File: design/flow/design.v
`timescale 1ns / 1ps
module TNS_dec_33(
    input wire clk,
    input wire rst_n,
    input wire [32:0] codein,
    output reg [30 - 1 : 0] dataout
    );
    wire [30 - 1 : 0] dataout_wire;
    assign dataout_wire = (codein[32]*847425747) + (codein[31]*564950498) + (codein[30]*282475249) + 
                    (codein[29]*121060821) + (codein[28]*80707214) + (codein[27]*40353607) + 
                    (codein[26]*17294403) + (codein[25]*11529602) + (codein[24]*5764801) + 
                    (codein[23]*2470629) + (codein[22]*1647086) + (codein[21]*823543) + 
                    (codein[20]*352947) + (codein[19]*235298) + (codein[18]*117649) + (codein[17]*50421) + (codein[16]*33614) + 
                    (codein[15]*16807) + (codein[14]*7203) + (codein[13]*4802) + (codein[12]*2401) + (codein[11]*1029) +
                    (codein[10]*686) + (codein[9]*343) + (codein[8]*147) + (codein[7]*98) + (codein[6]*49) +
                    (codein[5]*21) + (codein[4]*14) + (codein[3]*7) + (codein[2]*3) + (codein[1]*2) +
                    (codein[0]*1);
    always @(posedge clk or negedge rst_n) begin
        if (~rst_n) begin
            dataout <= 0;
        end
        else begin
            dataout <= dataout_wire;
        end
    end
endmodule
File: design/flow/run.sh
#!/bin/bash
# the make line also repeats each setting of config.mk as NAME=value (left out here)
make -C /OpenROAD-flow-scripts/flow DESIGN_CONFIG=/design/flow/config.mk WORK_HOME=/design/flow/orfs CLKGATE_MAP_FILE= finish
File: design/flow/config.mk
export PLATFORM = sky130hd
export DESIGN_NAME = TNS_dec_33
export DESIGN_NICKNAME = TNS_dec_33
export VERILOG_FILES = /design/flow/design.v
export SDC_FILE = /design/flow/constraint.sdc
export NUM_CORES = 4
export LEC_CHECK = 0
export ABC_AREA = 1
export CAP_MARGIN = 20
export CORE_MARGIN = 2
export CORE_UTILIZATION = 15
export SLEW_MARGIN = 20
File: design/flow/constraint.sdc
create_clock -name core_clock -period 15.5 [get_ports {clk}]
set_input_delay 3.1000 -clock core_clock [delete_from_list [all_inputs] [get_ports {clk}]]
set_output_delay 3.1000 -clock core_clock [all_outputs]
set_load 0.01 [all_outputs]
==> results.rst, run 1 <==
Physical design figures
=======================

.. list-table::
   :header-rows: 1

   * - Metric
     - Value
   * - Outcome
     - timing/DRC/antenna clean
   * - Dominant cells by area after synthesis
     - fa_1 38%, ha_1 26%, inv_1 15%, dfrtp_1 7.4%, nand2_1 6.1%
   * - CTS H-tree lvls
     - 2
   * - Min cycle time layout
     - about 9.5 ns
   * - Vias
     - between 6000 and 7000
   * - Data required time of the worst path
     - roughly 16 ns
   * - Seq/Total Area, Yosys
     - under 10%
   * - Worst Path Class, Setup
     - in -> reg
   * - Total stage count of the critical path
     - 27
   * - Via count of the first global-routing pass
     - around 7700
   * - Ys Warns
     - 1
   * - Total setup buffers inserted after CTS
     - 0
   * - Antenna violations before repair
     - 2
   * - Slew at the pin closest to its max-slew limit
     - approximately 0.53 ns
   * - Hold buffer count at cts
     - 0
   * - Top cell family by delay on the critical path
     - adder cells
   * - DIE HEIGHT
     - around 260 um
   * - DRT Wirelength
     - 27.3 mm
   * - Fraction of the mapped netlist area in simple logic gates
     - 11.1%
   * - XORs/XNORs by Area
     - between 1 and 1.5%
   * - Total number of nets in the final design
     - 1649
   * - CTS clk-pin slew, worst paths
     - around 0.060 ns
   * - Log Warnings
     - ~51
   * - Core region area
     - around 0.067 mm2
   * - Clk sink count
     - 30
   * - Most frequently used cell type in the post-synthesis netlist
     - inv_1
   * - 1st-iter DRT viols
     - approximately 240
   * - Maximum clock path buffer count
     - 2
   * - Most area-hungry cell type in the Yosys netlist
     - fa_1
   * - Slowest cell delay on critical path
     - 0.78 ns
   * - Synthesis-to-layout area growth
     - 18.9%
   * - Gate count of the mapped netlist
     - 1137
   * - Post-route ant nets
     - 0
   * - RSZ-0062 raised after global routing
     - no
   * - Arr. time, crit path
     - 9.63 ns
   * - Net count after synthesis
     - between 1500 and 2000
   * - Mux share of post-synthesis cell area
     - 0%
   * - Startpoint kind of the worst setup timing path
     - primary input
   * - HPWL after detailed placement
     - about 26 mm
   * - Timing endpoint of the critical path
     - dataout[25]$_DFF_PN0_
   * - Die X-Extent
     - roughly 260 um
   * - Synth cell count leaders
     - 406 x inv_1, 210 x ha_1, 193 x fa_1
   * - Ports
     - between 60 and 70
   * - Gates resized, CTS repair
     - 0
   * - Total iterations of the first detailed-routing run
     - 7
   * - Overall overflow remaining after global route
     - 0
   * - Cell variety after synth
     - 22
   * - Syn Std Cell Area
     - 0.0102 mm2
   * - Number of enable-type register cells in the synthesized netlist
     - 0
   * - WL per Instance
     - around 13 um
   * - Number of max-cap violations
     - 0
   * - Critical path buffers and inverters
     - 10
   * - Chip area
     - 0.0698 mm2
   * - Endpoint type of the worst setup path
     - register
   * - Async set or reset register ratio after synthesis
     - around 100%
   * - Most numerous cell on the critical path
     - inv_1
   * - Root cell of the clock tree
     - clkbuf_16
   * - Number of endpoints failing setup at the final stage
     - 0
   * - Count of input and output buffers
     - 64
   * - Maximum fanout along the worst path
     - 9
   * - Per-instance average area after synthesis
     - just under 9 um2
   * - Count of state elements after synthesis
     - 30
   * - Wire length of the first global-routing pass
     - 43.4 mm
   * - Max-slew violation total from the final report
     - 0
   * - FA/HA/MAJ Cells, Area Fraction
     - a little under two thirds
   * - Final Hold Vio Count
     - 0
   * - Residual DRC count
     - 0
   * - Launching instance or port of the critical path
     - codein[22]
   * - Number of standard-cell rows in the floorplan
     - 95
   * - Post-layout period usage
     - 61.1%
   * - Via density
     - ~3.3
   * - Starting density of the core
     - between 10% and 20%
   * - Final weighted congestion of routability-driven global placement
     - 0.916
   * - And-or/or-and share of the synthesized area
     - between 1 and 1.5%
   * - Most instantiated flip-flop cell in the synthesis netlist
     - dfrtp_1
   * - Largest combinational cell category by area
     - adder cells
   * - Number of cells in Yosys stat
     - ~1100
   * - Chip area estimate from yosys synthesis
     - about 0.010 mm2
   * - Global router's overall resource usage
     - 8.17%
   * - Placed cell count
     - between 2000 and 2500
   * - Maximum clock rate
     - between 100 and 150 MHz
   * - Clock tree from TritonCTS
     - yes
   * - Maximum number of pins on one net before global-route repair
     - 31
   * - Total negative slack for setup checks
     - 0 ns
   * - Cts bufs inserted
     - 5
   * - Cell with the largest stage delay on the worst path
     - clkdlybuf4s50_1
   * - Count of non-filler cells in the finished layout
     - 2085
   * - Share of Yosys cell area claimed by the top area cell type
     - between 30% and 40%
   * - Antenna Cells
     - 0
   * - Max transition margin
     - roughly two thirds
   * - Worst min-delay path class
     - in -> async
-- per-stage QoR --
step / setup slack [ns] / hold slack [ns] / area [um2] / utilization (%)
global route: 5.64 / 3.29 / 12100 / 18.0
detailed placement: 5.69 / 3.57 / 11900 / 17.7
finish: 6.04 / 3.24 / 12100 / 18.0
floorplan: 7.08 / 2.80 / 10200 / -
global placement: 5.73 / 3.57 / 11900 / 17.7
CTS: 5.99 / 3.27 / 12100 / 18.0
-- per-layer routing --
| metal | share of wire [%] | track usage (%) | vias up |
|---|---|---|---|
| met3 | 3.0 | 1.03 | 21 |
| met1 | 41 | 9.79 | 3412 |
| met5 | 0.099 | 0 | - |
| li1 | - | - | 3428 |
| met2 | 54 | 15.5 | 94 |
| met4 | 1.9 | 1.74 | 4 |
-- area by class of cell --
| class | instances | area, um2 |
|---|---|---|
| fillers | 7453 | 55100 |
| multi-input cells | 701 | 7890 |
| inverters | 406 | 1520 |
| well taps | 873 | 1090 |
| flip-flops and latches | 30 | 751 |
| repair buffers | 67 | 663 |
| clock buffers | 5 | 125 |
| clock inverters | 3 | 40.0 |
==> run 2: changes to the inputs <==
- CAP_MARGIN: 20 -> 30
- CORE_UTILIZATION: 15 -> 68
- CTS_CLUSTER_DIAMETER: default -> 258
- CTS_CLUSTER_SIZE: default -> 41
- HOLD_SLACK_MARGIN: default -> 0.3
- SETUP_SLACK_MARGIN: default -> -0.38
- clock period: 15.5 -> 4.89 ns (I/O delays scaled with it)
==> results.rst, run 2 <==
Physical design figures
=======================

.. list-table::
   :header-rows: 1

   * - Metric
     - Value
   * - Number of max-cap violations
     - 0 (unchanged)
   * - Most frequently used cell type in the post-synthesis netlist
     - inv_1
   * - Maximum fanout along the worst path
     - 4 (-5)
   * - Max-slew violation total from the final report
     - 0 (unchanged)
   * - Data required time of the worst path
     - 5.14 ns (-10.52 ns)
   * - Arr. time, crit path
     - 7.01 ns (-2.62 ns)
   * - Cell with the largest stage delay on the worst path
     - fa_1
   * - Count of input and output buffers
     - 64 (unchanged)
   * - Max transition margin
     - 70.3% (+5.6 points)
   * - Wire length of the first global-routing pass
     - 51.0 mm (+17%)
   * - Fraction of the mapped netlist area in simple logic gates
     - 11.1% (unchanged)
   * - Cell variety after synth
     - 22 (unchanged)
   * - Worst Path Class, Setup
     - in -> reg
   * - Launching instance or port of the critical path
     - codein[15]
   * - Via density
     - 6.20 (+86%)
   * - Mux share of post-synthesis cell area
     - 0% (unchanged)
   * - Final weighted congestion of routability-driven global placement
     - 0.976 (+6.5%)
   * - Clock tree from TritonCTS
     - yes
   * - Ports
     - 65 (unchanged)
   * - Maximum clock path buffer count
     - 2 (unchanged)
   * - Net count after synthesis
     - 1575 (unchanged)
   * - Chip area estimate from yosys synthesis
     - 0.0102 mm2 (unchanged)
   * - And-or/or-and share of the synthesized area
     - 1.34% (unchanged)
   * - HPWL after detailed placement
     - 23.2 mm (-9.8%)
   * - DRT Wirelength
     - 41.7 mm (+52%)
   * - Cts bufs inserted
     - 5 (unchanged)
   * - Chip area
     - 0.0159 mm2 (-77%)
   * - Worst min-delay path class
     - in -> async
   * - Worst Setup Slack post-DPL
     - -2.14 ns (-7.84 ns)
   * - Number of cells in Yosys stat
     - 1137 (unchanged)
   * - Maximum clock rate
     - around 150 MHz
   * - Startpoint kind of the worst setup timing path
     - primary input
   * - Starting density of the core
     - 69.6% (+55 points)
   * - Count of non-filler cells in the finished layout
     - 1569 (-25%)
   * - Vias
     - 9731 (+40%)
   * - Number of endpoints failing setup at the final stage
     - 27 (+27)
   * - Post-route core utilization
     - 92.5% (+75 points)
   * - Number of enable-type register cells in the synthesized netlist
     - 0 (unchanged)
   * - Total iterations of the first detailed-routing run
     - 12 (+5)
   * - Antenna violations before repair
     - 2 (unchanged)
   * - Ys Warns
     - 1 (unchanged)
   * - Core region area
     - 0.0146 mm2 (-78%)
   * - Reasons for failing layout checks
     - setup timing
   * - Slew at the pin closest to its max-slew limit
     - 0.445 ns (-0.0823 ns)
   * - Post-route ant nets
     - 0 (unchanged)
   * - Most area-hungry cell type in the Yosys netlist
     - fa_1
   * - Share of Yosys cell area claimed by the top area cell type
     - 38.0% (unchanged)
   * - 1st-iter DRT viols
     - 1087 (+350%)
   * - Outcome
     - failed layout checks
   * - DIE HEIGHT
     - 126 um (-52%)
   * - Most numerous cell on the critical path
     - fa_1
   * - Largest combinational cell category by area
     - adder cells
   * - Hold buffer count at cts
     - 0 (unchanged)
   * - Endpoint type of the worst setup path
     - register
   * - Root cell of the clock tree
     - clkbuf_16
   * - Seq/Total Area, Yosys
     - 7.39% (unchanged)
   * - Overall overflow remaining after global route
     - 0 (unchanged)
   * - Timing endpoint of the critical path
     - dataout[23]$_DFF_PN0_
   * - Slowest cell delay on critical path
     - 0.58 ns (-0.20 ns)
   * - WL per Instance
     - 26.6 um (+100%)
   * - PnR worst setup slack
     - -1.87 ns (-7.91 ns)
   * - Synthesis-to-layout area growth
     - 32.8%
   * - RSZ-0062 raised after global routing
     - yes
   * - Most instantiated flip-flop cell in the synthesis netlist
     - dfrtp_1
   * - Clk sink count
     - 30 (unchanged)
   * - Via count of the first global-routing pass
     - 9779 (+28%)
   * - Gate count of the mapped netlist
     - 1137 (unchanged)
   * - Per-instance average area after synthesis
     - 8.94 um2 (unchanged)
   * - Die X-Extent
     - 126 um (-52%)
   * - Log Warnings
     - 56 (+9.8%)
   * - Count of state elements after synthesis
     - 30 (unchanged)
   * - Number of standard-cell rows in the floorplan
     - 44 (-54%)
   * - Critical path buffers and inverters
     - 11 (+1)
   * - Final Hold Vio Count
     - 0 (unchanged)
   * - Residual DRC count
     - 0 (unchanged)
   * - Placed cell count
     - 1538 (-26%)
   * - Post-layout period usage
     - 138% (+77 points)
   * - Global router's overall resource usage
     - 42.3% (+34 points)
   * - Syn Std Cell Area
     - 0.0102 mm2 (unchanged)
   * - Async set or reset register ratio after synthesis
     - 100% (unchanged)
   * - XORs/XNORs by Area
     - 1.29% (unchanged)
   * - Dominant cells by area after synthesis
     - fa_1 38%, ha_1 26%, inv_1 15%, dfrtp_1 7.4%, nand2_1 6.1%
   * - Synth cell count leaders
     - 406 x inv_1, 210 x ha_1, 193 x fa_1
   * - Min cycle time layout
     - 6.76 ns
   * - Maximum number of pins on one net before global-route repair
     - 31 (unchanged)
   * - FA/HA/MAJ Cells, Area Fraction
     - 63.9% (unchanged)
   * - Antenna Cells
     - 0 (unchanged)
   * - CTS clk-pin slew, worst paths
     - 0.08 ns (+0.02 ns)
   * - Top cell family by delay on the critical path
     - adder cells
   * - Total stage count of the critical path
     - 27 (unchanged)
   * - Hold Worst Slack
     - 1.10 ns (-2.14 ns)
   * - Total number of nets in the final design
     - 1822 (+10%)
   * - CTS H-tree lvls
     - 2 (unchanged)
[run 2: area by class of cell]
type | count | area (um2)
clock buffer | 6 | 139
clock inverter | 2 | 60.1
fill | 517 | 1090
inverter | 406 | 1550
multi-input combinational | 701 | 8800
sequential | 30 | 751
tap | 184 | 230
timing repair buffer | 240 | 1960
[run 2: metrics by stage]
step	TNS (ns)	area, um2
6_report	-44.91	13500
5_1_grt	-49.59	13500
4_1_cts	-31.02	13100
3_5_place_dp	-53.76	12400
3_3_place_gp	-49.47	12400
2_1_floorplan	-26.08	10400
[run 2: routing by layer]
layer,global-route usage (%),wire length (um),up-vias
li1,-,-,3782
met1,50.7,12600,4562
met2,72.2,18000,928
met3,9.01,6010,451
met4,21.5,4850,8
met5,0,155,-
[run 2: repair_timing]
item	CTS	global route
buffers inserted	10	15
resized	236	86
setup endpoints to repair	27	27
pin swaps	55	65
==> run 3: changes to the inputs <==
- ABC_AREA: 1 -> default
- CAP_MARGIN: 30 -> 20
- CORE_UTILIZATION: 68 -> 59
- CTS_CLUSTER_DIAMETER: 258 -> default
- CTS_CLUSTER_SIZE: 41 -> default
- HOLD_SLACK_MARGIN: 0.3 -> default
- SETUP_SLACK_MARGIN: -0.38 -> default
- clock period: 4.89 -> 5.44 ns (I/O delays scaled with it)
==> results.rst, run 3 <==
Physical design figures
=======================

.. list-table::
   :header-rows: 1

   * - Metric
     - Value
   * - Wire length of the first global-routing pass
     - 38.4 mm (-25%)
   * - Timing endpoint of the critical path
     - dataout[29]$_DFF_PN0_
   * - And-or/or-and share of the synthesized area
     - 5.63% (+4.3 points)
   * - Overall overflow remaining after global route
     - 0 (unchanged)
   * - Share of Yosys cell area claimed by the top area cell type
     - 40.6% (+2.6 points)
   * - Post-route ant nets
     - 0 (unchanged)
   * - Most area-hungry cell type in the Yosys netlist
     - fa_1
   * - Worst min-delay path class
     - in -> async
   * - Ports
     - 65 (unchanged)
   * - Antenna violations before repair
     - 0 (-2)
   * - Syn Std Cell Area
     - 0.00951 mm2 (-6.4%)
   * - Maximum clock path buffer count
     - 2 (unchanged)
   * - Chip area
     - 0.0171 mm2 (+7.6%)
   * - Residual DRC count
     - 0 (unchanged)
   * - 1st-iter DRT viols
     - 295 (-73%)
   * - Outcome
     - failed layout checks
   * - Gate count of the mapped netlist
     - 914 (-20%)
   * - Final weighted congestion of routability-driven global placement
     - 0.959 (-1.8%)
   * - Hold Worst Slack
     - 1.21 ns (+0.110 ns)
   * - Cell variety after synth
     - 42 (+91%)
   * - Core region area
     - 0.0158 mm2 (+8.5%)
   * - Endpoint type of the worst setup path
     - register
   * - Critical path buffers and inverters
     - 4 (-7)
   * - Cell with the largest stage delay on the worst path
     - fa_2
   * - Chip area estimate from yosys synthesis
     - 0.00951 mm2 (-6.4%)
   * - Max-slew violation total from the final report
     - 0 (unchanged)
   * - Top cell family by delay on the critical path
     - adder cells
   * - PnR worst setup slack
     - -1.44 ns (+0.437 ns)
   * - Largest combinational cell category by area
     - adder cells
   * - XORs/XNORs by Area
     - 2.21% (+0.92 points)
   * - Async set or reset register ratio after synthesis
     - 100% (unchanged)
   * - HPWL after detailed placement
     - 21.4 mm (-7.9%)
   * - Vias
     - 7144 (-27%)
   * - Count of state elements after synthesis
     - 30 (unchanged)
   * - Launching instance or port of the critical path
     - codein[32]
   * - DRT Wirelength
     - 24.9 mm (-40%)
   * - Synth cell count leaders
     - 326 x inv_1, 210 x ha_1, 193 x fa_1
   * - Hold buffer count at cts
     - 0 (unchanged)
   * - Maximum number of pins on one net before global-route repair
     - 31 (unchanged)
   * - Most instantiated flip-flop cell in the synthesis netlist
     - dfrtp_1
   * - Clk sink count
     - 30 (unchanged)
   * - Reasons for failing layout checks
     - setup timing
   * - Slowest cell delay on critical path
     - 0.59 ns (about the same)
   * - Most frequently used cell type in the post-synthesis netlist
     - inv_1
   * - Fraction of the mapped netlist area in simple logic gates
     - 3.11% (-8.0 points)
   * - Starting density of the core
     - 60.1% (-9.6 points)
   * - DIE HEIGHT
     - 131 um (+3.7%)
   * - Ys Warns
     - 1 (unchanged)
   * - Worst Path Class, Setup
     - in -> reg
   * - Via density
     - 5.10 (-18%)
   * - Seq/Total Area, Yosys
     - 7.90% (+0.51 points)
   * - Cell chain of the critical path
     - buf_12 -> fa_2 -> fa_2 -> fa_1 -> fa_2 -> fa_2 -> fa_1 -> inv_2 -> fa_1 -> inv_2 -> fa_1 -> ha_4 -> inv_2 -> fa_2 -> nor2b_4 -> o2111ai_4 -> a21boi_4 -> nor4b_4 -> o31ai_2 -> a311oi_2 -> xnor2_1
   * - WL per Instance
     - 17.8 um (-33%)
   * - Per-instance average area after synthesis
     - 10.4 um2 (+16%)
   * - Global router's overall resource usage
     - 30.2% (-12 points)
   * - Min cycle time layout
     - roughly 6.9 ns
   * - Synthesis-to-layout area growth
     - 32.9% (about the same)
   * - Clock tree from TritonCTS
     - yes
   * - Post-layout period usage
     - 126% (-12 points)
   * - Number of max-cap violations
     - 0 (unchanged)
   * - Antenna Cells
     - 0 (unchanged)
   * - Log Warnings
     - 56 (unchanged)
   * - Number of cells in Yosys stat
     - 914 (-20%)
   * - Data required time of the worst path
     - 5.59 ns (+0.45 ns)
   * - Die X-Extent
     - 131 um (+3.7%)
   * - Mux share of post-synthesis cell area
     - 0% (unchanged)
   * - Total iterations of the first detailed-routing run
     - 4 (-8)
   * - FA/HA/MAJ Cells, Area Fraction
     - 68.3% (+4.4 points)
   * - Maximum fanout along the worst path
     - 3 (-1)
   * - RSZ-0062 raised after global routing
     - yes
   * - Number of standard-cell rows in the floorplan
     - 46 (+4.5%)
   * - Number of enable-type register cells in the synthesized netlist
     - 0 (unchanged)
   * - Startpoint kind of the worst setup timing path
     - primary input
   * - Dominant cells by area after synthesis
     - fa_1 41%, ha_1 28%, inv_1 13%, dfrtp_1 7.9%, xnor2_1 1.4%
   * - Via count of the first global-routing pass
     - 7952 (-19%)
   * - Net count after synthesis
     - 1352 (-14%)
   * - CTS H-tree lvls
     - 2 (unchanged)
   * - Arr. time, crit path
     - 7.03 ns (+0.02 ns)
   * - Slew at the pin closest to its max-slew limit
     - 0.384 ns (-0.0608 ns)
   * - Max transition margin
     - 73.7% (+3.4 points)
   * - Total number of nets in the final design
     - 1623 (-11%)
   * - Final Hold Vio Count
     - 0 (unchanged)
   * - Maximum clock rate
     - ~150 MHz
   * - Total stage count of the critical path
     - 21 (-22%)
   * - Count of input and output buffers
     - 64 (unchanged)
   * - Root cell of the clock tree
     - clkbuf_16
   * - CTS clk-pin slew, worst paths
     - 0.05 ns (-0.03 ns)
   * - Most numerous cell on the critical path
     - fa_2
   * - Cts bufs inserted
     - 5 (unchanged)
   * - Number of endpoints failing setup at the final stage
     - 26 (-3.7%)
==> run 3: stage by stage <==
step	instances	cell area [um2]	setup slack [ns]	util (%)	TNS [ns]
floorplan	914	9640	-1.32	-	-22.62
global placement	1364	11800	-2.13	74.7	-46.24
detailed placement	1364	11800	-2.31	74.7	-49.82
CTS	1386	12300	-1.51	77.5	-28.63
global route	1402	12600	-1.58	79.8	-33.18
finish	1402	12600	-1.44	79.8	-29.99
==> run 3: area by class of cell <==
type	count	area (um2)
multi-input cells	558	8080
fillers	1019	3190
repair buffers	264	2150
inverters	326	1240
flip-flops and latches	30	751
well taps	216	270
clock buffers	7	143
clock inverters	1	5.00
==> run 3: repair_timing <==
action                     CTS  global route
setup buffers               16            18
setup endpoints to repair   27            26
resized                    191            69
pin swaps                   74            50
==> run 3: layer usage <==
metal  routed length (um)  vias to the layer above  GRT usage [%]  part of all wire (%)
li1                     -                     3287              -                     -
met1                10000                     3634           37.7                    40
met2                13200                      162           54.6                    53
met3                  846                       61           3.87                   3.4
met4                  832                        0           9.39                   3.3
met5                    0                        -              0                     0
==> run 4: changes to the inputs <==
- ABC_AREA: default -> 1
- CORE_ASPECT_RATIO: default -> 1.4
- CORE_UTILIZATION: 59 -> 66
- CTS_CLUSTER_DIAMETER: default -> 308
- CTS_CLUSTER_SIZE: default -> 97
- PLACE_DENSITY: default -> 0.37
- TNS_END_PERCENT: default -> 5
- clock period: 5.44 -> 4.89 ns (I/O delays scaled with it)
==> results.rst, run 4 <==
Physical design figures
=======================

.. list-table::
   :header-rows: 1

   * - Metric
     - Value
   * - Data required time of the worst path
     - 5.06 ns (-0.53 ns)
   * - Syn Std Cell Area
     - 0.0102 mm2 (+6.9%)
   * - Starting density of the core
     - 67.5% (+7.4 points)
   * - Worst min-delay path class
     - in -> async
   * - Die X-Extent
     - 109 um (-17%)
   * - DRT Wirelength
     - 33.2 mm (+33%)
   * - Antenna Cells
     - 0 (unchanged)
   * - Min cycle time layout
     - between 6 and 7 ns
   * - Residual DRC count
     - 0 (unchanged)
   * - Largest combinational cell category by area
     - adder cells
   * - Global router's overall resource usage
     - 39.0% (+8.9 points)
   * - Dominant cells by area after synthesis
     - fa_1 38%, ha_1 26%, inv_1 15%, dfrtp_1 7.4%, nand2_1 6.1%
   * - Total number of nets in the final design
     - 1832 (+13%)
   * - Async set or reset register ratio after synthesis
     - 100% (unchanged)
   * - Root cell of the clock tree
     - clkbuf_16
   * - Maximum fanout along the worst path
     - 4 (+1)
   * - Ports
     - 65 (unchanged)
   * - Wire length of the first global-routing pass
     - 47.1 mm (+22%)
   * - Max transition margin
     - 74.4% (+0.66 points)
   * - Timing endpoint of the critical path
     - dataout[9]$_DFF_PN0_
   * - Total negative slack for setup checks
     - -38.74 ns (-8.75 ns)
   * - Via count of the first global-routing pass
     - 9565 (+20%)
   * - Startpoint kind of the worst setup timing path
     - primary input
   * - Number of endpoints failing setup at the final stage
     - 27 (+3.8%)
   * - Cell variety after synth
     - 22 (-48%)
   * - Mux share of post-synthesis cell area
     - 0% (unchanged)
   * - Share of Yosys cell area claimed by the top area cell type
     - 38.0% (-2.6 points)
   * - FA/HA/MAJ Cells, Area Fraction
     - 63.9% (-4.4 points)
   * - Chip area
     - 0.0164 mm2 (-4.2%)
   * - Log Warnings
     - 56 (unchanged)
   * - Post-route core utilization
     - 87.6% (+7.8 points)
   * - Post-route ant nets
     - 0 (unchanged)
   * - Count of input and output buffers
     - 64 (unchanged)
   * - PnR worst setup slack
     - -1.71 ns (-0.272 ns)
   * - CTS clk-pin slew, worst paths
     - 0.06 ns (about the same)
   * - Cts bufs inserted
     - 5 (unchanged)
   * - XORs/XNORs by Area
     - 1.29% (-0.92 points)
   * - Fill cell instance count of the final layout
     - 720 (-29%)
   * - Fraction of the mapped netlist area in simple logic gates
     - 11.1% (+8.0 points)
   * - Total stage count of the critical path
     - 26 (+24%)
   * - Top cell family by delay on the critical path
     - adder cells
   * - Number of max-cap violations
     - 0 (unchanged)
   * - Slowest cell delay on critical path
     - 0.55 ns (-0.04 ns)
   * - Number of standard-cell rows in the floorplan
     - 53 (+15%)
   * - Final weighted congestion of routability-driven global placement
     - 1.00 (+4.6%)
   * - DIE HEIGHT
     - 151 um (+15%)
   * - Arr. time, crit path
     - 6.77 ns (-0.26 ns)
   * - Maximum number of pins on one net before global-route repair
     - 31 (unchanged)
   * - Gate count of the mapped netlist
     - 1137 (+24%)
   * - Most frequently used cell type in the post-synthesis netlist
     - inv_1
   * - Most area-hungry cell type in the Yosys netlist
     - fa_1
   * - WL per Instance
     - 20.9 um (+18%)
   * - Count of non-filler cells in the finished layout
     - 1587 (+13%)
   * - And-or/or-and share of the synthesized area
     - 1.34% (-4.3 points)
   * - 1st-iter DRT viols
     - 649 (+120%)
   * - Post-layout period usage
     - 135% (+8.5 points)
   * - Outcome
     - failed layout checks
   * - Final Hold Vio Count
     - 0 (unchanged)
   * - Maximum clock rate
     - ~150 MHz
   * - Ys Warns
     - 1 (unchanged)
   * - Number of cells in Yosys stat
     - 1137 (+24%)
   * - Clock tree from TritonCTS
     - yes
   * - Synth cell count leaders
     - 406 x inv_1, 210 x ha_1, 193 x fa_1
   * - Clk sink count
     - 30 (unchanged)
   * - Number of enable-type register cells in the synthesized netlist
     - 0 (unchanged)
   * - RSZ-0062 raised after global routing
     - yes
   * - Synthesis-to-layout area growth
     - 29.7%
   * - Via density
     - 5.53 (+8.5%)
   * - Count of state elements after synthesis
     - 30 (unchanged)
   * - Most numerous cell on the critical path
     - fa_1
   * - Endpoint type of the worst setup path
     - register
   * - Maximum clock path buffer count
     - 2 (unchanged)
   * - Slew at the pin closest to its max-slew limit
     - 0.384 ns (+0.0000353 ns)
   * - Chip area estimate from yosys synthesis
     - 0.0102 mm2 (+6.9%)
   * - Total iterations of the first detailed-routing run
     - 6 (+2)
   * - HPWL after detailed placement
     - 25.5 mm (+19%)
   * - Cell with the largest stage delay on the worst path
     - fa_1
   * - CTS H-tree lvls
     - 2 (unchanged)
   * - Worst Path Class, Setup
     - in -> reg
   * - Net count after synthesis
     - 1575 (+16%)
   * - Critical path buffers and inverters
     - 11 (+7)
   * - Overall overflow remaining after global route
     - 0 (unchanged)
   * - Per-instance average area after synthesis
     - 8.94 um2 (-14%)
   * - Placed cell count
     - 1555 (+14%)
   * - Most instantiated flip-flop cell in the synthesis netlist
     - dfrtp_1
   * - Reasons for failing layout checks
     - setup timing
   * - Launching instance or port of the critical path
     - codein[16]
   * - Vias
     - 8774 (+23%)
   * - Antenna violations before repair
     - 0 (unchanged)
   * - Seq/Total Area, Yosys
     - 7.39% (-0.51 points)
   * - Max-slew violation total from the final report
     - 0 (unchanged)
   * - Core region area
     - 0.0151 mm2 (-4.9%)
## run 4: cell type report
type | count | area (um2) | share of cell area [%]
Sequential cell | 30 | 751 | 5.69
Clock buffer | 7 | 143 | 1.08
Clock inverter | 1 | 5.00 | 0.0380
Inverter | 406 | 1530 | 11.6
Timing Repair Buffer | 250 | 2040 | 15.4
Multi-Input combinational cell | 701 | 8470 | 64.3
Tap cell | 192 | 240 | 1.82
## run 4: timing repair
item | 4_1_cts | 5_1_grt
setup endpoints to repair | 28 | 27
resized | 163 | 67
setup buffers | 13 | 11
pin swaps | 57 | 40
hold buffers | 0 | 0
## run 4: through the flow
stage	hold WS (ns)	worst slack (ns)	area, um2
after floorplan	0.682	-1.17	10300
after global placement	1.39	-2.06	12400
after detailed placement	1.39	-2.27	12400
after CTS	1.10	-1.42	12900
after global routing	1.14	-1.91	13200
final	1.07	-1.71	13200
## run 4: metal layers
| layer | vias up | wire length [um] | global-route usage [%] |
|---|---|---|---|
| met2 | 530 | 17300 | 72.6 |
| met3 | 238 | 1840 | 4.65 |
| li1 | 3801 | - | - |
| met1 | 4205 | 10500 | 37.2 |
| met4 | 0 | 3570 | 32.8 |
| met5 | - | 0 | 0.649 |
==> run 5: changes to the inputs <==
- CELL_PAD_IN_SITES_GLOBAL_PLACEMENT: default -> 0
- CORE_ASPECT_RATIO: 1.4 -> 1.55
- CORE_UTILIZATION: 66 -> 48
- CTS_CLUSTER_DIAMETER: 308 -> default
- CTS_CLUSTER_SIZE: 97 -> default
- MAX_ROUTING_LAYER: default -> met4
- MIN_ROUTING_LAYER: default -> met2
- PLACE_DENSITY: 0.37 -> default
- PLACE_DENSITY_LB_ADDON: default -> 0.26
- SETUP_SLACK_MARGIN: default -> 0.36
- TNS_END_PERCENT: 5 -> default
- clock period: 4.89 -> 14.8 ns (I/O delays scaled with it)
==> results.rst, run 5 <==
Physical design figures
=======================

.. list-table::
   :header-rows: 1

   * - Metric
     - Value
   * - Outcome
     - timing/DRC/antenna clean
   * - Starting density of the core
     - 48.6% (-19 points)
   * - Most instantiated flip-flop cell in the synthesis netlist
     - dfrtp_1
   * - 1st-iter DRT viols
     - 1692 (+160%)
   * - RSZ-0062 raised after global routing
     - no
   * - Worst Setup Slack post-DPL
     - 5.18 ns (+7.45 ns)
   * - Most area-hungry cell type in the Yosys netlist
     - fa_1
   * - Synthesis-to-layout area growth
     - 11.1%
   * - Residual DRC count
     - 0 (unchanged)
   * - Data required time of the worst path
     - 14.97 ns (+9.91 ns)
   * - Via count of the first global-routing pass
     - 11100 (+16%)
   * - And-or/or-and share of the synthesized area
     - 1.34% (unchanged)
   * - Footprint of the multi-input gates
     - 0.00789 mm2 (-6.9%)
   * - FA/HA/MAJ Cells, Area Fraction
     - 63.9% (unchanged)
   * - WL per Instance
     - 17.2 um (-18%)
   * - Count of input and output buffers
     - 64 (unchanged)
   * - Cell variety after synth
     - 22 (unchanged)
   * - Number of endpoints failing setup at the final stage
     - 0 (-100%)
   * - Maximum fanout along the worst path
     - 9 (+5)
   * - Root cell of the clock tree
     - clkbuf_16
   * - Max transition margin
     - 56.5% (-18 points)
   * - Timing endpoint of the critical path
     - dataout[17]$_DFF_PN0_
   * - Number of max-cap violations
     - 0 (unchanged)
   * - Log Warnings
     - 51 (-8.9%)
   * - Most numerous cell on the critical path
     - inv_1
   * - Fill cell instance count of the final layout
     - 1979 (+170%)
   * - Most frequently used cell type in the post-synthesis netlist
     - inv_1
   * - Cell with the largest stage delay on the worst path
     - clkdlybuf4s50_1
   * - DRT Wirelength
     - 25.5 mm (-23%)
   * - Slowest cell delay on critical path
     - 0.84 ns (+0.29 ns)
   * - Sequential standard cell area
     - 751 um2 (unchanged)
   * - Total stage count of the critical path
     - 27 (+3.8%)
   * - Min cycle time layout
     - a little over 9 ns
   * - Launching instance or port of the critical path
     - codein[22]
   * - Post-route core utilization
     - 54.0% (-34 points)
   * - Antenna Cells
     - 0 (unchanged)
   * - Cts bufs inserted
     - 5 (unchanged)
   * - Critical path buffers and inverters
     - 10 (-1)
   * - Async set or reset register ratio after synthesis
     - 100% (unchanged)
   * - Clk sink count
     - 30 (unchanged)
   * - Clock tree from TritonCTS
     - yes
   * - Final weighted congestion of routability-driven global placement
     - 1.03 (+2.7%)
   * - Dominant cells by area after synthesis
     - fa_1 38%, ha_1 26%, inv_1 15%, dfrtp_1 7.4%, nand2_1 6.1%
   * - Number of standard-cell rows in the floorplan
     - 66 (+25%)
   * - Gate count of the mapped netlist
     - 1137 (unchanged)
   * - Chip area
     - 0.0224 mm2 (+36%)
   * - Ports
     - 65 (unchanged)
   * - Arr. time, crit path
     - 9.51 ns (+2.74 ns)
   * - Total negative slack for setup checks
     - 0 ns (+38.74 ns)
   * - Total setup buffers inserted after CTS
     - 0 (-13)
   * - Wire length of the first global-routing pass
     - 39.6 mm (-16%)
   * - Post-route ant nets
     - 0 (unchanged)
   * - Maximum clock rate
     - about 110 MHz
   * - Top cell family by delay on the critical path
     - adder cells
   * - CTS H-tree lvls
     - 2 (unchanged)
   * - CTS clk-pin slew, worst paths
     - 0.05 ns (about the same)
   * - Total number of nets in the final design
     - 1648 (-10%)
   * - Final Hold Vio Count
     - 0 (unchanged)
   * - Global router's overall resource usage
     - 36.8% (-2.2 points)
   * - Worst Path Class, Setup
     - in -> reg
   * - Max-slew violation total from the final report
     - 0 (unchanged)
   * - Overall overflow remaining after global route
     - 0 (unchanged)
   * - Share of Yosys cell area claimed by the top area cell type
     - 38.0% (unchanged)
   * - Syn Std Cell Area
     - 0.0102 mm2 (unchanged)
   * - Net count after synthesis
     - 1575 (unchanged)
   * - Hold buffer count at cts
     - 0 (unchanged)
   * - Ys Warns
     - 1 (unchanged)
   * - Post-layout period usage
     - 63.1% (-72 points)
   * - Antenna violations before repair
     - 0 (unchanged)
   * - Number of enable-type register cells in the synthesized netlist
     - 0 (unchanged)
   * - Core region area
     - 0.0209 mm2 (+39%)
   * - Number of cells in Yosys stat
     - 1137 (unchanged)
   * - HPWL after detailed placement
     - 22.9 mm (-10%)
   * - PnR worst setup slack
     - 5.46 ns (+7.17 ns)
   * - XORs/XNORs by Area
     - 1.29% (unchanged)
   * - Per-instance average area after synthesis
     - 8.94 um2 (unchanged)
   * - Mux share of post-synthesis cell area
     - 0% (unchanged)
   * - Endpoint type of the worst setup path
     - register
   * - Startpoint kind of the worst setup timing path
     - primary input
   * - Count of state elements after synthesis
     - 30 (unchanged)
   * - Maximum clock path buffer count
     - 2 (unchanged)
   * - Synth cell count leaders
     - 406 x inv_1, 210 x ha_1, 193 x fa_1
   * - Die X-Extent
     - 121 um (+11%)
   * - Largest combinational cell category by area
     - adder cells
   * - Total iterations of the first detailed-routing run
     - 8 (+2)
   * - Vias
     - 9941 (+13%)
   * - Gates resized, CTS repair
     - 0 (-100%)
   * - Seq/Total Area, Yosys
     - 7.39% (unchanged)
   * - Chip area estimate from yosys synthesis
     - 0.0102 mm2 (unchanged)
   * - DIE HEIGHT
     - 185 um (+23%)
   * - Slew at the pin closest to its max-slew limit
     - 0.651 ns (+0.267 ns)
   * - Via density
     - 6.71 (+21%)
   * - Maximum number of pins on one net before global-route repair
     - 31 (unchanged)
   * - Worst min-delay path class
     - in -> async
   * - Fraction of the mapped netlist area in simple logic gates
     - 11.1% (unchanged)
[run 5: through the flow]
step | cell area (um2) | std cells | hold slack (ns)
after floorplan | 10200 | 1137 | 2.66
after global placement | 11200 | 1475 | 3.38
after detailed placement | 11200 | 1475 | 3.38
after CTS | 11300 | 1482 | 3.08
after global routing | 11300 | 1482 | 3.11
final | 11300 | 1482 | 3.06
[run 5: cell type report]
class | instances | area share [%]
clock buffer | 7 | 1.17
tap | 272 | 3.01
timing repair buffer | 66 | 5.81
inverter | 406 | 13.5
multi-input combinational | 701 | 69.9
sequential | 30 | 6.65
[run 5: layer usage]
layer / global-route usage [%] / vias up / wire length (um)
li1: - / 3413 / -
met5: - / - / 0
met4: 5.21 / 0 / 2580
met1: - / 3851 / 0
met2: 48.8 / 2425 / 14400
met3: 41.3 / 252 / 8520
==> run 6: changes to the inputs <==
- CELL_PAD_IN_SITES_GLOBAL_PLACEMENT: 0 -> default
- CORE_ASPECT_RATIO: 1.55 -> default
- CORE_UTILIZATION: 48 -> 68
- CTS_CLUSTER_DIAMETER: default -> 59
- MAX_ROUTING_LAYER: met4 -> default
- MIN_ROUTING_LAYER: met2 -> default
- PLACE_DENSITY_LB_ADDON: 0.26 -> default
- SETUP_SLACK_MARGIN: 0.36 -> default
- clock period: 14.8 -> 7.3 ns (I/O delays scaled with it)
==> results.rst, run 6 <==
Physical design figures
=======================

.. list-table::
   :header-rows: 1

   * - Metric
     - Value
   * - Gate count of the mapped netlist
     - 1137 (unchanged)
   * - Slew at the pin closest to its max-slew limit
     - 0.390 ns (-0.261 ns)
   * - Dominant cells by area after synthesis
     - fa_1 38%, ha_1 26%, inv_1 15%, dfrtp_1 7.4%, nand2_1 6.1%
   * - FA/HA/MAJ Cells, Area Fraction
     - 63.9% (unchanged)
   * - Antenna violations before repair
     - 0 (unchanged)
   * - Max-slew violation total from the final report
     - 0 (unchanged)
   * - Starting density of the core
     - 69.6% (+21 points)
   * - Worst min-delay path class
     - in -> async
   * - Data required time of the worst path
     - 7.46 ns (-7.51 ns)
   * - Most instantiated flip-flop cell in the synthesis netlist
     - dfrtp_1
   * - Log Warnings
     - 54 (+5.9%)
   * - Maximum clock rate
     - roughly 140 MHz
   * - Most frequently used cell type in the post-synthesis netlist
     - inv_1
   * - Total stage count of the critical path
     - 21 (-22%)
   * - Async set or reset register ratio after synthesis
     - 100% (unchanged)
   * - DRT Wirelength
     - 24.5 mm (-3.7%)
   * - Chip area estimate from yosys synthesis
     - 0.0102 mm2 (unchanged)
   * - Startpoint kind of the worst setup timing path
     - primary input
   * - Per-instance average area after synthesis
     - 8.94 um2 (unchanged)
   * - Ys Warns
     - 1 (unchanged)
   * - Residual DRC count
     - 0 (unchanged)
   * - Fill cell instance count of the final layout
     - 918 (-54%)
   * - CTS H-tree lvls
     - 2 (unchanged)
   * - Final Hold Vio Count
     - 0 (unchanged)
   * - Cts bufs inserted
     - 5 (unchanged)
   * - Ports
     - 65 (unchanged)
   * - Global router's overall resource usage
     - 32.0% (-4.8 points)
   * - Arr. time, crit path
     - 7.27 ns (-2.24 ns)
   * - Fraction of the mapped netlist area in simple logic gates
     - 11.1% (unchanged)
   * - Max transition margin
     - 74.0% (+18 points)
   * - Number of standard-cell rows in the floorplan
     - 44 (-33%)
   * - Top cell family by delay on the critical path
     - adder cells
   * - Clock tree from TritonCTS
     - yes
   * - Die X-Extent
     - 126 um (+4.4%)
   * - Cell chain of the critical path
     - clkdlybuf4s50_1 -> inv_2 -> fa_2 -> buf_4 -> fa_1 -> fa_1 -> inv_1 -> fa_1 -> inv_1 -> fa_1 -> fa_1 -> inv_1 -> fa_1 -> ha_1 -> ha_2 -> nand2_1 -> nor2_2 -> and3_1 -> nand3_1 -> nand4_1 -> nand2_1
   * - Post-route ant nets
     - 0 (unchanged)
   * - Cell variety after synth
     - 22 (unchanged)
   * - HPWL after detailed placement
     - 22.0 mm (-4.2%)
   * - Maximum fanout along the worst path
     - 4 (-5)
   * - Maximum number of pins on one net before global-route repair
     - 31 (unchanged)
   * - Hold Worst Slack
     - 1.57 ns (-1.50 ns)
   * - Largest combinational cell category by area
     - adder cells
   * - Overall overflow remaining after global route
     - 0 (unchanged)
   * - Critical path buffers and inverters
     - 6 (-4)
   * - Mux share of post-synthesis cell area
     - 0% (unchanged)
   * - DIE HEIGHT
     - 126 um (-32%)
   * - Slowest cell delay on critical path
     - 0.54 ns (-0.30 ns)
   * - Number of endpoints failing setup at the final stage
     - 0 (unchanged)
   * - Count of state elements after synthesis
     - 30 (unchanged)
   * - Total iterations of the first detailed-routing run
     - 5 (-3)
   * - Most area-hungry cell type in the Yosys netlist
     - fa_1
   * - Clk sink count
     - 30 (unchanged)
   * - Most numerous cell on the critical path
     - fa_1
   * - Via count of the first global-routing pass
     - 8049 (-27%)
   * - Endpoint type of the worst setup path
     - register
   * - Antenna Cells
     - 0 (unchanged)
   * - CTS clk-pin slew, worst paths
     - 0.05 ns (about the same)
   * - RSZ-0062 raised after global routing
     - yes
   * - Synth cell count leaders
     - 406 x inv_1, 210 x ha_1, 193 x fa_1
   * - Net count after synthesis
     - 1575 (unchanged)
   * - Root cell of the clock tree
     - clkbuf_16
   * - Syn Std Cell Area
     - 0.0102 mm2 (unchanged)
   * - And-or/or-and share of the synthesized area
     - 1.34% (unchanged)
   * - 1st-iter DRT viols
     - 408 (-76%)
   * - Total number of nets in the final design
     - 1745 (+5.9%)
   * - Seq/Total Area, Yosys
     - 7.39% (unchanged)
   * - Final weighted congestion of routability-driven global placement
     - 0.986 (-4.3%)
   * - Share of Yosys cell area claimed by the top area cell type
     - 38.0% (unchanged)
   * - Count of input and output buffers
     - 64 (unchanged)
   * - Number of enable-type register cells in the synthesized netlist
     - 0 (unchanged)
   * - Wire length of the first global-routing pass
     - 39.1 mm (-1.2%)
   * - Timing endpoint of the critical path
     - dataout[24]$_DFF_PN0_
   * - Core region area
     - 0.0146 mm2 (-30%)
   * - XORs/XNORs by Area
     - 1.29% (unchanged)
   * - Min cycle time layout
     - slightly above 7 ns
   * - WL per Instance
     - 16.4 um (-4.3%)
   * - Maximum clock path buffer count
     - 2 (unchanged)
   * - Final standard cell area without fillers
     - 0.0122 mm2 (+8.4%)
   * - Chip area
     - 0.0159 mm2 (-29%)
   * - Vias
     - 7635 (-23%)
   * - Outcome
     - timing/DRC/antenna clean
   * - Post-layout period usage
     - 97.4% (+34 points)
   * - Worst Path Class, Setup
     - in -> reg
   * - Via density
     - 5.12 (-24%)
   * - Post-placement cell area
     - 0.0118 mm2 (+5.4%)
   * - Number of max-cap violations
     - 0 (unchanged)
   * - Launching instance or port of the critical path
     - codein[24]
   * - Synthesis-to-layout area growth
     - 20.4%
   * - Hold buffer count at cts
     - 0 (unchanged)
   * - Number of cells in Yosys stat
     - 1137 (unchanged)
   * - Cell with the largest stage delay on the worst path
     - fa_1
## run 6: layout make-up
type	count	area (um2)	share of cell area [%]
well taps	184	230	1.88
clock inverters	3	21.3	0.174
clock buffers	5	125	1.02
flip-flops and latches	30	751	6.13
inverters	406	1530	12.5
multi-input cells	701	8140	66.5
repair buffers	163	1440	11.8
## run 6: metal layers
layer / share of wire [%] / wire, um / GRT usage, % / vias to the layer above
li1: - / - / - / 3630
met3: 7.5 / 1840 / 7.01 / 42
met1: 43 / 10400 / 45.9 / 3744
met2: 48 / 11700 / 50.9 / 219
met4: 2.4 / 580 / 6.59 / 0
met5: 0 / 0 / 0 / -
## run 6: repair_timing
item                                    in CTS  in global routing
resized                                      3                 84
pin swaps                                    0                 15
buffers inserted                             0                  3
endpoints found under the setup margin       3                 23
## run 6: metrics by stage
step / cells / worst slack, ns / setup TNS, ns / util, %
after floorplan: 1137 / 0.524 / 0 / -
after global placement: 1481 / -0.241 / -2.33 / 80.6
after detailed placement: 1481 / -0.323 / -5.15 / 80.6
after CTS: 1489 / 0.00973 / 0 / 81.7
after global routing: 1492 / -0.0731 / -0.408 / 83.9
final: 1492 / 0.193 / 0 / 83.9
==> run 7: changes to the inputs <==
- CORE_ASPECT_RATIO: default -> 1.41
- CTS_CLUSTER_DIAMETER: 59 -> 223
- CTS_CLUSTER_SIZE: default -> 10
- SETUP_SLACK_MARGIN: default -> 1.51
- TNS_END_PERCENT: default -> 5
- clock period: 7.3 -> 6.28 ns (I/O delays scaled with it)
==> results.rst, run 7 <==
Physical design figures
=======================

.. list-table::
   :header-rows: 1

   * - Metric
     - Value
   * - Slowest cell delay on critical path
     - 0.58 ns (+0.04 ns)
   * - CTS clk-pin slew, worst paths
     - 0.05 ns (about the same)
   * - Residual DRC count
     - 0 (unchanged)
   * - Startpoint kind of the worst setup timing path
     - primary input
   * - Vias
     - 8212 (+7.6%)
   * - Clk sink count
     - 30 (unchanged)
   * - Post-route ant nets
     - 0 (unchanged)
   * - Total number of nets in the final design
     - 1799 (+3.1%)
   * - Min cycle time layout
     - around 6.7 ns
   * - Number of endpoints failing setup at the final stage
     - 23 (+23)
   * - Outcome
     - failed layout checks
   * - Most instantiated flip-flop cell in the synthesis netlist
     - dfrtp_1
   * - Number of standard-cell rows in the floorplan
     - 53 (+20%)
   * - Per-instance average area after synthesis
     - 8.94 um2 (unchanged)
   * - Global router's overall resource usage
     - 36.2% (+4.2 points)
   * - Launching instance or port of the critical path
     - codein[25]
   * - Most numerous cell on the critical path
     - fa_1
   * - Fraction of the mapped netlist area in simple logic gates
     - 11.1% (unchanged)
   * - Max-slew violation total from the final report
     - 0 (unchanged)
   * - Post-layout period usage
     - 106% (+8.6 points)
   * - 1st-iter DRT viols
     - 448 (+9.8%)
   * - XORs/XNORs by Area
     - 1.29% (unchanged)
   * - Dominant cells by area after synthesis
     - fa_1 38%, ha_1 26%, inv_1 15%, dfrtp_1 7.4%, nand2_1 6.1%
   * - Worst min-delay path class
     - in -> async
   * - Ys Warns
     - 1 (unchanged)
   * - Maximum clock path buffer count
     - 2 (unchanged)
   * - Final Hold Vio Count
     - 0 (unchanged)
   * - Largest combinational cell category by area
     - adder cells
   * - Final weighted congestion of routability-driven global placement
     - 0.993 (+0.74%)
   * - HPWL after detailed placement
     - 23.1 mm (+5.0%)
   * - Synth cell count leaders
     - 406 x inv_1, 210 x ha_1, 193 x fa_1
   * - DRT Wirelength
     - 28.7 mm (+17%)
   * - Critical path buffers and inverters
     - 7 (+1)
   * - Most area-hungry cell type in the Yosys netlist
     - fa_1
   * - Top cell family by delay on the critical path
     - adder cells
   * - Cts bufs inserted
     - 5 (unchanged)
   * - Wire length of the first global-routing pass
     - 43.2 mm (+10%)
   * - Worst Setup Slack post-DPL
     - -1.11 ns (-0.792 ns)
   * - Synthesis-to-layout area growth
     - 27.2%
   * - Starting density of the core
     - 68.7% (-0.94 points)
   * - CTS H-tree lvls
     - 2 (unchanged)
   * - Number of enable-type register cells in the synthesized netlist
     - 0 (unchanged)
   * - RSZ-0062 raised after global routing
     - yes
   * - Overall overflow remaining after global route
     - 0 (unchanged)
   * - Timing endpoint of the critical path
     - dataout[29]$_DFF_PN0_
   * - Worst Path Class, Setup
     - in -> reg
   * - Endpoint type of the worst setup path
     - register
   * - Total stage count of the critical path
     - 25 (+19%)
   * - Via density
     - 5.28 (+3.3%)
   * - Root cell of the clock tree
     - clkbuf_16
   * - Mux share of post-synthesis cell area
     - 0% (unchanged)
   * - Maximum number of pins on one net before global-route repair
     - 31 (unchanged)
   * - Seq/Total Area, Yosys
     - 7.39% (unchanged)
   * - Die X-Extent
     - 107 um (-15%)
   * - Maximum fanout along the worst path
     - 4 (unchanged)
   * - Footprint of the multi-input gates
     - 0.00846 mm2 (+3.9%)
   * - Chip area estimate from yosys synthesis
     - 0.0102 mm2 (unchanged)
   * - PnR worst setup slack
     - -0.371 ns (-0.564 ns)
   * - Core region area
     - 0.0148 mm2 (+1.4%)
   * - Arr. time, crit path
     - 6.83 ns (-0.44 ns)
   * - Reasons for failing layout checks
     - setup timing
   * - Async set or reset register ratio after synthesis
     - 100% (unchanged)
   * - Antenna violations before repair
     - 0 (unchanged)
   * - Hold Worst Slack
     - 1.35 ns (-0.216 ns)
   * - Share of Yosys cell area claimed by the top area cell type
     - 38.0% (unchanged)
   * - Sequential standard cell area
     - 751 um2 (unchanged)
   * - Maximum clock rate
     - approximately 150 MHz
   * - FA/HA/MAJ Cells, Area Fraction
     - 63.9% (unchanged)
   * - Gate count of the mapped netlist
     - 1137 (unchanged)
   * - Log Warnings
     - 56 (+3.7%)
   * - Hold buffer count at cts
     - 0 (unchanged)
   * - Most frequently used cell type in the post-synthesis netlist
     - inv_1
   * - Number of max-cap violations
     - 0 (unchanged)
   * - DIE HEIGHT
     - 149 um (+18%)
   * - Count of state elements after synthesis
     - 30 (unchanged)
   * - Cell with the largest stage delay on the worst path
     - fa_1
   * - Max transition margin
     - 73.7% (-0.29 points)
   * - And-or/or-and share of the synthesized area
     - 1.34% (unchanged)
   * - Data required time of the worst path
     - 6.46 ns (-1.00 ns)
   * - Cell variety after synth
     - 22 (unchanged)
   * - Slew at the pin closest to its max-slew limit
     - 0.394 ns (+0.00439 ns)
   * - Clock tree from TritonCTS
     - yes
   * - Ports
     - 65 (unchanged)
   * - Fill cell instance count of the final layout
     - 795 (-13%)
   * - Antenna Cells
     - 0 (unchanged)
   * - Total negative slack for setup checks
     - -4.90 ns (-4.90 ns)
   * - Number of cells in Yosys stat
     - 1137 (unchanged)
   * - Syn Std Cell Area
     - 0.0102 mm2 (unchanged)
   * - WL per Instance
     - 18.5 um (+12%)
   * - Net count after synthesis
     - 1575 (unchanged)
   * - Count of input and output buffers
     - 64 (unchanged)
   * - Via count of the first global-routing pass
     - 8939 (+11%)
   * - Total iterations of the first detailed-routing run
     - 10 (+5)
   * - Chip area
     - 0.0160 mm2 (about the same)
## run 7: timing repair
action                                  CTS  global route
endpoints found under the setup margin   28            28
gates resized                           191            59
setup buffers                             8             1
pin swaps                                57            46
## run 7: final cells by class
type                       instances  area share, %
clock buffer                       8           1.29
inverter                         406           11.9
multi-input combinational        701           65.5
sequential                        30           5.81
tap                              192           1.86
timing repair buffer             217           13.7
## run 7: per-stage QoR
step	utilization (%)	cell area (um2)	instances
after floorplan	-	10300	1137
after global placement	82.7	12200	1537
after detailed placement	82.7	12200	1537
after CTS	86.2	12800	1553
after global routing	87.4	12900	1554
final	87.4	12900	1554
## run 7: routing by layer
metal  up-vias  GRT usage, %  wire length, um
li1       3733             -                -
met1      4008          38.1             9930
met2       325          68.5            15400
met3       146          1.83              877
met4         0          24.4             2460
met5         -             0                0
==> run 8: changes to the inputs <==
- ABC_AREA: 1 -> default
- CELL_PAD_IN_SITES_GLOBAL_PLACEMENT: default -> 1
- CORE_ASPECT_RATIO: 1.41 -> 1.75
- CORE_UTILIZATION: 68 -> 32
- CTS_CLUSTER_DIAMETER: 223 -> default
- CTS_CLUSTER_SIZE: 10 -> default
- SETUP_SLACK_MARGIN: 1.51 -> -0.1
- TNS_END_PERCENT: 5 -> default
- clock period: 6.28 -> 12.0 ns (I/O delays scaled with it)
==> results.rst, run 8 <==
Physical design figures
=======================

.. list-table::
   :header-rows: 1

   * - Metric
     - Value
   * - Outcome
     - timing/DRC/antenna clean
   * - Timing endpoint of the critical path
     - dataout[27]$_DFF_PN0_
   * - Startpoint kind of the worst setup timing path
     - primary input
   * - Data required time of the worst path
     - 12.20 ns (+5.74 ns)
   * - Most numerous cell on the critical path
     - fa_1
   * - Number of standard-cell rows in the floorplan
     - 83 (+57%)
   * - And-or/or-and share of the synthesized area
     - 5.63% (+4.3 points)
   * - Count of input and output buffers
     - 64 (unchanged)
   * - Root cell of the clock tree
     - clkbuf_16
   * - Max transition margin
     - 44.6% (-29 points)
   * - Share of Yosys cell area claimed by the top area cell type
     - 40.6% (+2.6 points)
   * - Hold buffer count at cts
     - 0 (unchanged)
   * - Clock tree from TritonCTS
     - yes
   * - Per-instance average area after synthesis
     - 10.4 um2 (+16%)
   * - Min cycle time layout
     - between 9 and 10 ns
   * - CTS clk-pin slew, worst paths
     - 0.06 ns (about the same)
   * - Vias
     - 6089 (-26%)
   * - Fill cell instance count of the final layout
     - 3011 (+280%)
   * - Cell chain of the critical path
     - clkdlybuf4s50_1 -> fa_1 -> inv_1 -> fa_1 -> fa_1 -> inv_1 -> fa_1 -> fa_1 -> fa_1 -> inv_1 -> fa_1 -> inv_1 -> fa_1 -> ha_1 -> inv_1 -> fa_1 -> nor2b_1 -> o2111ai_2 -> a21boi_4 -> nor3_1 -> o211ai_1 -> nand2_1 -> o311ai_2
   * - Via count of the first global-routing pass
     - 7122 (-20%)
   * - Maximum fanout along the worst path
     - 6 (+2)
   * - Critical path buffers and inverters
     - 6 (-1)
   * - Number of enable-type register cells in the synthesized netlist
     - 0 (unchanged)
   * - Cell with the largest stage delay on the worst path
     - fa_1
   * - Starting density of the core
     - 32.5% (-36 points)
   * - Fraction of the mapped netlist area in simple logic gates
     - 3.11% (-8.0 points)
   * - FA/HA/MAJ Cells, Area Fraction
     - 68.3% (+4.4 points)
   * - Number of cells in Yosys stat
     - 914 (-20%)
   * - Synthesis-to-layout area growth
     - 13.6%
   * - Ports
     - 65 (unchanged)
   * - Final weighted congestion of routability-driven global placement
     - 0.860 (-13%)
   * - Slowest cell delay on critical path
     - 0.74 ns (+0.16 ns)
   * - Maximum clock path buffer count
     - 2 (unchanged)
   * - Via density
     - 4.45 (-16%)
   * - Total stage count of the critical path
     - 23 (-8.0%)
   * - Gate count of the mapped netlist
     - 914 (-20%)
   * - Overall overflow remaining after global route
     - 0 (unchanged)
   * - Worst Path Class, Setup
     - in -> reg
   * - Most instantiated flip-flop cell in the synthesis netlist
     - dfrtp_1
   * - Final Hold Vio Count
     - 0 (unchanged)
   * - Net count after synthesis
     - 1352 (-14%)
   * - RSZ-0062 raised after global routing
     - no
   * - HPWL after detailed placement
     - 23.2 mm (+0.34%)
   * - Total negative slack for setup checks
     - 0 ns (+4.90 ns)
   * - Residual DRC count
     - 0 (unchanged)
   * - 1st-iter DRT viols
     - 128 (-71%)
   * - Largest combinational cell category by area
     - adder cells
   * - CTS H-tree lvls
     - 2 (unchanged)
   * - Most frequently used cell type in the post-synthesis netlist
     - inv_1
   * - Cell variety after synth
     - 42 (+91%)
   * - Core region area
     - 0.0293 mm2 (+98%)
   * - Maximum number of pins on one net before global-route repair
     - 31 (unchanged)
   * - Synth cell count leaders
     - 326 x inv_1, 210 x ha_1, 193 x fa_1
   * - Log Warnings
     - 51 (-8.9%)
   * - Cts bufs inserted
     - 5 (unchanged)
   * - Die X-Extent
     - 134 um (+26%)
   * - Async set or reset register ratio after synthesis
     - 100% (unchanged)
   * - Endpoint type of the worst setup path
     - register
   * - DIE HEIGHT
     - 232 um (+56%)
   * - Placed cell count
     - 1361 (-11%)
   * - Seq/Total Area, Yosys
     - 7.90% (+0.51 points)
   * - Number of max-cap violations
     - 0 (unchanged)
   * - Antenna Cells
     - 0 (unchanged)
   * - Worst min-delay path class
     - in -> async
   * - Gates resized, CTS repair
     - 0 (-100%)
   * - Mux share of post-synthesis cell area
     - 0% (unchanged)
   * - Post-placement cell area
     - 0.0106 mm2 (-13%)
   * - DRT Wirelength
     - 25.0 mm (-13%)
   * - Total setup buffers inserted after CTS
     - 0 (-8)
   * - Post-route ant nets
     - 0 (unchanged)
   * - Global router's overall resource usage
     - 17.3% (-19 points)
   * - Final standard cell area without fillers
     - 0.0108 mm2 (-16%)
   * - Ys Warns
     - 1 (unchanged)
   * - WL per Instance
     - 18.3 um (-1.1%)
   * - Count of state elements after synthesis
     - 30 (unchanged)
   * - Chip area
     - 0.0312 mm2 (+95%)
   * - Count of non-filler cells in the finished layout
     - 1368 (-12%)
   * - Slew at the pin closest to its max-slew limit
     - 0.832 ns (+0.437 ns)
   * - Syn Std Cell Area
     - 0.00951 mm2 (-6.4%)
   * - Top cell family by delay on the critical path
     - adder cells
   * - Most area-hungry cell type in the Yosys netlist
     - fa_1
   * - Wire length of the first global-routing pass
     - 39.2 mm (-9.3%)
   * - Chip area estimate from yosys synthesis
     - 0.00951 mm2 (-6.4%)
   * - Max-slew violation total from the final report
     - 0 (unchanged)
   * - Arr. time, crit path
     - 9.58 ns (+2.75 ns)
   * - Maximum clock rate
     - roughly 110 MHz
   * - Total iterations of the first detailed-routing run
     - 4 (-6)
   * - Clk sink count
     - 30 (unchanged)
   * - Total number of nets in the final design
     - 1424 (-21%)
   * - Dominant cells by area after synthesis
     - fa_1 41%, ha_1 28%, inv_1 13%, dfrtp_1 7.9%, xnor2_1 1.4%
   * - Launching instance or port of the critical path
     - codein[27]
   * - Antenna violations before repair
     - 0 (unchanged)
   * - Number of endpoints failing setup at the final stage
     - 0 (-100%)
   * - XORs/XNORs by Area
     - 2.21% (+0.92 points)
   * - Post-layout period usage
     - 78.2% (-28 points)
==> run 8: routing by layer <==
layer	share of wire [%]	global-route usage, %	wire, um	vias to the layer above
met5	0	0	0	-
met2	62	35.7	15400	91
li1	-	-	-	2890
met4	4.7	7.86	1180	0
met3	2.0	1.75	495	38
met1	32	16.5	7930	3070
==> run 8: stage by stage <==
| stage | setup slack (ns) | hold slack (ns) | utilization, % |
|---|---|---|---|
| CTS | 2.58 | 2.22 | 36.9 |
| global placement | 2.38 | 2.54 | 36.3 |
| detailed placement | 2.26 | 2.55 | 36.3 |
| finish | 2.61 | 2.20 | 36.9 |
| global route | 2.33 | 2.25 | 36.9 |
| floorplan | 3.67 | 2.10 | - |
==> run 8: cell type report <==
type	instances	area [um2]	area share [%]
Inverter	326	1220	11.3
Sequential cell	30	751	6.95
Multi-Input combinational cell	558	7530	69.8
Clock buffer	6	139	1.29
Tap cell	382	478	4.43
Clock inverter	1	30.0	0.278
Timing Repair Buffer	65	643	5.96
